## v50
## cordicMagPh
module cordicMagPh
   #(parameter integer N        = 13,  
     parameter integer XY_WIDTH = 18)  
    (input  wire                           clk,
     input  wire                           reset,    
     input  wire                           st,       
     input  wire signed [XY_WIDTH - 1 : 0] xin,      
     input  wire signed [XY_WIDTH - 1 : 0] yin,      
     output reg                            rdy,      
     output wire        [XY_WIDTH - 1 : 0] mag,      
     output wire signed [XY_WIDTH + 1 : 0] ph);      
    localparam integer N_WIDTH = $clog2(N);
    reg signed [XY_WIDTH + 1 : 0] x, y, z;
    reg        [N_WIDTH  - 1 : 0] ni;       
    reg                           qrt;      
    wire signed [XY_WIDTH + 1 : 0] xShift, yShift;
    wire        [XY_WIDTH - 2 : 0] atan;
    reg  signed [XY_WIDTH + 1 : 0] zCnv;
    reg          [XY_WIDTH : 0] a;
    reg  [2 * XY_WIDTH - 1 : 0] r;
    localparam [1 : 0] ST0 = 2'd0, ST1 = 2'd1, ST2 = 2'd2, ST3 = 2'd3;
    reg [1 : 0] state;
    localparam integer PKG_WIDTH = XY_WIDTH + 1;
    function [63:0] atanLUTlong;
        input integer i;
        begin
            case (i)
                0: atanLUTlong = 64'd2305843009213693952;
  ...
Settings: LEC_CHECK=0, CAP_MARGIN=0, CORE_ASPECT_RATIO=0.94, CORE_MARGIN=2, CORE_UTILIZATION=72, CTS_CLUSTER_DIAMETER=64, CTS_CLUSTER_SIZE=58, PLACE_DENSITY_LB_ADDON=0.01, SETUP_SLACK_MARGIN=-0.58, SLEW_MARGIN=20, TNS_END_PERCENT=5; clock period 5.69 ns.
run.sh (not shown) runs the stock make flow with config.mk's settings and CLKGATE_MAP_FILE=.
To summarise v50: no stage aborted, but the layout did not pass its checks, failing on setup timing.
## Diff of input files: v11 against v50
# v50
export LEC_CHECK = 0
export CAP_MARGIN = 0
export CORE_ASPECT_RATIO = 0.94
export CORE_MARGIN = 2
export CORE_UTILIZATION = 72
export CTS_CLUSTER_DIAMETER = 64
export CTS_CLUSTER_SIZE = 58
export PLACE_DENSITY_LB_ADDON = 0.01
export SETUP_SLACK_MARGIN = -0.58
export SLEW_MARGIN = 20
export TNS_END_PERCENT = 5
create_clock -name core_clock -period 5.69 [get_ports {clk}]
# v11
export LEC_CHECK = 0
export CAP_MARGIN = 20
export CORE_MARGIN = 2
export CORE_UTILIZATION = 72
export CTS_CLUSTER_SIZE = 52
export PLACE_DENSITY_LB_ADDON = 0.01
export SLEW_MARGIN = 20
export TNS_END_PERCENT = 35
create_clock -name core_clock -period 5.93 [get_ports {clk}]
Results
v50 and v11: no clean run
v50 finished all stages; however, its layout fails the closing checks, the failures being setup timing.
Wire length of the first global-routing pass in v11 is 7.8% above v50.
Via count of the first global-routing pass: v11 higher than v50
The depth of the most critical reg-to-reg path in v11 sits 1 above the value recorded for v50.
| proportion of cell area occupied by registers | v50 vs v11 | ≈ equal |
Highest routed metal layer = met4: v50; highest routed metal layer = met5: v11
Setup changes, v11 to v26
# v11
export LEC_CHECK = 0
export CAP_MARGIN = 20
export CORE_MARGIN = 2
export CORE_UTILIZATION = 72
export CTS_CLUSTER_SIZE = 52
export PLACE_DENSITY_LB_ADDON = 0.01
export SLEW_MARGIN = 20
export TNS_END_PERCENT = 35
create_clock -name core_clock -period 5.93 [get_ports {clk}]
# v26
export LEC_CHECK = 0
export CAP_MARGIN = 20
export CORE_MARGIN = 2
export CORE_UTILIZATION = 72
export CTS_CLUSTER_DIAMETER = 318
export CTS_CLUSTER_SIZE = 37
export SETUP_SLACK_MARGIN = -0.5
export SLEW_MARGIN = 20
create_clock -name core_clock -period 5.83 [get_ports {clk}]
## What came out
- To summarise v26: no stage aborted, but the layout did not pass its checks, failing on setup timing.
- The run showing the smaller number of setup buffers added after CTS is v11.
- First-pass detailed-route iteration total of v26 exceeds that of v11 by a few percent.
- Between v26 and v11, the difference in hold slack is negligible.
- On v26: vias per cell is about 3.3% lower than what v11 gave.
- Compared with v11, in v26 routed length per instance saw a decrease; cell count climbed 20.
- Against v11, v26 reports a non-clock buffer count that is higher.
- v26 vs. v11: count of inserted antenna diode cells went down by 3.
- v26 ended up with a lower final worst slack than v11 did.
- Routed wire in v26 totals less than in v11.
- Sequential portion of the cell area essentially unchanged between v11 and v26.
- Looking at worst setup path endpoint, the x[12] result is from v11; the x[13] one comes from v26.
Input changes introduced in v35 (baseline for comparison: v26):
# v26
export LEC_CHECK = 0
export CAP_MARGIN = 20
export CORE_MARGIN = 2
export CORE_UTILIZATION = 72
export CTS_CLUSTER_DIAMETER = 318
export CTS_CLUSTER_SIZE = 37
export SETUP_SLACK_MARGIN = -0.5
export SLEW_MARGIN = 20
create_clock -name core_clock -period 5.83 [get_ports {clk}]
# v35
export LEC_CHECK = 0
export CAP_MARGIN = 20
export CORE_MARGIN = 2
export CORE_UTILIZATION = 72
export CTS_CLUSTER_SIZE = 48
export PLACE_DENSITY_LB_ADDON = 0.01
export SETUP_SLACK_MARGIN = -0.56
export SLEW_MARGIN = 20
create_clock -name core_clock -period 5.93 [get_ports {clk}]
Results
[flow] v35 | stages: complete | final checks: fail | reason: setup timing. Per the comparison of v35 with v26, proportion of cell area occupied by registers ~0 delta, count of clock-buffer cells in the layout -2. Going from v26 to v35, total length of routed met3 wires shrank by about 13%, final instance count without filler cells held steady. v35: area overhead of the layout relative to synthesis 1.6 points below v26.
#### Input delta (v56 over v35)
# v35
export LEC_CHECK = 0
export CAP_MARGIN = 20
export CORE_MARGIN = 2
export CORE_UTILIZATION = 72
export CTS_CLUSTER_SIZE = 48
export PLACE_DENSITY_LB_ADDON = 0.01
export SETUP_SLACK_MARGIN = -0.56
export SLEW_MARGIN = 20
create_clock -name core_clock -period 5.93 [get_ports {clk}]
# v56
export LEC_CHECK = 0
export CAP_MARGIN = 20
export CORE_MARGIN = 2
export CORE_UTILIZATION = 72
export CTS_CLUSTER_DIAMETER = 27
export CTS_CLUSTER_SIZE = 47
export MAX_ROUTING_LAYER = met4
export PLACE_DENSITY_LB_ADDON = 0.01
export SETUP_SLACK_MARGIN = 0.51
export SLEW_MARGIN = 20
create_clock -name core_clock -period 5.99 [get_ports {clk}]
Notes after the runs:
v56: all stages done; final checks FAILED (setup timing). v35: complete, dirty (setup timing). Going from v35 to v56, final core utilization went up by 0.88 points. Against v35 as the reference, v56 delivers a higher data required time of the worst path. NOTE cell count v35->v56 decreased slightly. Sequential share of layout area across v35 and v56: no real change. On post-DP HPWL, the higher figure sits with v56, not v35. Wire length of the first global-routing pass ends up lower on v35.
